// URP_PCIE_RX_DATA_LINK_LAYER
module URP_PCIE_RX_DATA_LINK_LAYER (
    input   logic                   clk,
    input   logic                   rst_n,
    input   logic   [267:0]         tlp_data_i,  
    input   logic                   tlp_data_valid_i,  
    output  logic                   tlp_data_ready_o,  
    output  logic   [31:0]          dllp_o,  
    output  logic                   dllp_valid_o,  
    input   logic                   dllp_read_i,  
    output  logic   [223:0]         tlp_data_o,  
    output  logic                   tlp_data_valid_o,  
    input   logic                   tlp_data_ready_i  
);
Settings: LEC_CHECK=0, CAP_MARGIN=15, CORE_MARGIN=2, CORE_UTILIZATION=71, CTS_CLUSTER_SIZE=60, MAX_ROUTING_LAYER=met4, SLEW_MARGIN=20; clock period 27.2 ns.
run.sh (not shown) runs the stock make flow with config.mk's settings and CLKGATE_MAP_FILE=.
The baseline failed in 5_1_grt (GRT-0116).
Next try:
- CAP_MARGIN: 15 -> 20
- CORE_UTILIZATION: 71 -> 40
- CTS_CLUSTER_SIZE: 60 -> unset
- MAX_ROUTING_LAYER: met4 -> unset
- clock period: 27.2 -> 28.6 ns (I/O delays scaled with it)
What happened: This time the run went through all stages and came out clean; area after synthesis stays the same; die area came out higher by 76%; synthesized cell count does not change.
Next try:
- CORE_UTILIZATION: 40 -> 64
- CTS_CLUSTER_SIZE: unset -> 99
- TNS_END_PERCENT: unset -> 25
- clock period: 28.6 -> 33.7 ns (I/O delays scaled with it)
What happened: First-iteration DRC count goes up by 14%. Global-route usage went up by 9.9 points. Clock skew drops by 0.0048 ns. Routed wire length drops by 14%. Utilization is higher by 23 points. Hold slack hardly moves.


Setup of north:
URP_PCIE_RX_DATA_LINK_LAYER again, from the RTL that the note above started with.
make LEC_CHECK=0 ABC_AREA=1 CAP_MARGIN=25 CELL_PAD_IN_SITES_DETAIL_PLACEMENT=2 CELL_PAD_IN_SITES_GLOBAL_PLACEMENT=3 CORE_MARGIN=10 CORE_UTILIZATION=22 CTS_CLUSTER_SIZE=14 GPL_ROUTABILITY_DRIVEN=0 GPL_TIMING_DRIVEN=1 MAX_ROUTING_LAYER=met4 PLACE_DENSITY_LB_ADDON=0.01 SLEW_MARGIN=20 finish   # period 29.0 ns
In north the implementation ran to completion but is not tape-out ready, as the final checks report negative setup slack.
--- input diff north..south ---
==> flow/config.mk <==
export PLATFORM = sky130hd
export DESIGN_NAME = URP_PCIE_RX_DATA_LINK_LAYER
export DESIGN_NICKNAME = URP_PCIE_RX_DATA_LINK_LAYER
export VERILOG_FILES = /design/flow/design.v
export SDC_FILE = /design/flow/constraint.sdc
export NUM_CORES = 4
export LEC_CHECK = 0
export ABC_AREA = 1
export CAP_MARGIN = 20
export CORE_MARGIN = 2
export CORE_UTILIZATION = 53
export HOLD_SLACK_MARGIN = 0.05
export PLACE_DENSITY = 0.54
export SLEW_MARGIN = 20
--- outcome ---
south: all stages done; final checks FAILED (negative setup slack). Relative to north, measured slew at the worst slew-check pin decreased by 0.13 ns in south. south: number of nets in the layout 119 below north. Relative to north, the met3 layer usage reported by global route of south is higher by 2.8 points. [compare] base=north new=south: non-clock buffer count lost 110, global-route met2 utilization picked up an extra 30 points, clock-buffer cell count lost 13. The final reports for south and north show global-route wire length before repair lower in the former. Lower clock network area share among south and north: south. Side by side, highest clock rate turned out lower in south than in north. For south, the library cell contributing the largest single delay on the critical path was sky130_fd_sc_hd__xnor2_1, unlike north, where it was sky130_fd_sc_hd__xor2_2.


Setup of onyx:
Starting RTL as in the previous note.
make LEC_CHECK=0 CAP_MARGIN=20 CORE_MARGIN=2 CORE_UTILIZATION=58 HOLD_SLACK_MARGIN=0.3 SETUP_SLACK_MARGIN=-1.63 SLEW_MARGIN=20 finish   # period 21.1 ns
Status onyx: flow complete, layout not clean - setup timing
Input changes introduced in pepper (baseline for comparison: onyx):
- changing CORE_UTILIZATION from 58 to 53
- removing SETUP_SLACK_MARGIN (formerly -1.63)
- changing HOLD_SLACK_MARGIN from 0.3 to 0.05
- changing the clock period (ns, I/O delays scaled along) from 21.1 to 29.0
- Every stage of the flow completed for pepper, and the final layout passed the timing, design-rule and antenna checks.
- Across both runs, critical path depth was lower for pepper than for onyx.
- Relative to onyx, sum of routed wire length over all layers has decreased by 8100 um in pepper.
- Net total in the final layout (lower): pepper
- Compared to onyx, pepper shows a wider setup margin.
Input-level comparison between harbor and pepper:
- ABC_AREA: unset -> 1
- CTS_CLUSTER_SIZE: unset -> 47
- MIN_ROUTING_LAYER: unset -> met2
- PLACE_DENSITY_LB_ADDON: unset -> 0.02
- CELL_PAD_IN_SITES_DETAIL_PLACEMENT: unset -> 1
- SLEW_MARGIN: 20 -> 10
- CORE_MARGIN: 2 -> 3
- TNS_END_PERCENT: unset -> 95
- HOLD_SLACK_MARGIN: 0.05 -> 0.3
### Flow results
Lower average cell area after synthesis was reported by harbor, not pepper. Tool error DPL-0033 stopped harbor during detailed placement (3_5_place_dp); no final results. Horizontal die size was lower in the run labelled pepper. On sequential element share of the synthesized area, harbor tracks pepper almost exactly. Going from pepper to harbor, effective utilization at floorplan went up; die height climbed 0.40%; XOR/XNOR share of the synthesized area fell by 28 points. In the metrics for harbor and pepper, the one carrying the higher die size is harbor. Total standard cell area after synthesis in harbor is 260 um^2 below pepper.
diff inputs: harbor => fjord
- removing PLACE_DENSITY_LB_ADDON (formerly 0.02)
- changing CORE_UTILIZATION from 53 to 40
- removing MIN_ROUTING_LAYER (formerly met2)
- changing SLEW_MARGIN from 10 to 20
- removing ABC_AREA (formerly 1)
- removing HOLD_SLACK_MARGIN (formerly 0.3)
- removing CTS_CLUSTER_SIZE (formerly 47)
- removing TNS_END_PERCENT (formerly 95)
- changing CORE_MARGIN from 3 to 2
- removing CELL_PAD_IN_SITES_DETAIL_PLACEMENT (formerly 1)
## What came out
- fjord | status: complete | timing, DRC, antenna: pass
- Area of the core, fjord vs harbor: up by more than a quarter
- On horizontal die size: fjord sits above harbor.
- The final reports for fjord and harbor show standard-cell row count higher in the former.
- Total standard cell area after synthesis came out higher on fjord than on harbor.
Edits applied to the flow inputs when going from fjord to ember:
- ABC_AREA newly set to 1
- CTS_CLUSTER_SIZE newly set to 45
- MAX_ROUTING_LAYER newly set to met4
- CTS_CLUSTER_DIAMETER newly set to 398
- SLEW_MARGIN changed from 20 to 40
- PLACE_DENSITY newly set to 0.93
- CORE_UTILIZATION changed from 40 to 72
## What came out
- Count of unique library cells instantiated by Yosys grows by a few percent when moving from fjord to ember.
- Compared ember vs fjord, and post-synthesis instance area is down in ember.
- From fjord to ember the numbers moved as follows: fraction of the mapped netlist area in adder cells saw little to no change, post-synthesis sequential area ratio level.
- ember: final RePlAce weighted congestion is 21% higher than what fjord reported.
- ember did not run to completion, as it errored out during detailed placement (3_5_place_dp).
- The summed standard-cell area reported by yosys number comes out lower for ember vs fjord.
- Synthesized area per cell shrinks by more than a quarter when moving from fjord to ember.
### ember -> amber
- CELL_PAD_IN_SITES_GLOBAL_PLACEMENT now 3, previously not set
- SLEW_MARGIN now 20, was 40
- GPL_ROUTABILITY_DRIVEN now 1, previously not set
- GPL_TIMING_DRIVEN now 1, previously not set
- CTS_CLUSTER_DIAMETER no longer set, was 398
- MIN_ROUTING_LAYER now met2, previously not set
- CORE_MARGIN now 10, was 2
- CORE_UTILIZATION now 22, was 72
- CTS_CLUSTER_SIZE now 14, was 45
- PLACE_DENSITY_LB_ADDON now 0.01, previously not set
- PLACE_DENSITY no longer set, was 0.93
- CELL_PAD_IN_SITES_DETAIL_PLACEMENT now 2, previously not set
[summary]
ember has higher initial cell density of the core than amber. Looking at ember and amber, the synthesized netlist net count is a wash. Higher die area goes to amber over ember. amber finished all stages; however, its layout fails the closing checks, the failures being setup timing. amber vs ember — number of placement rows rose 67.
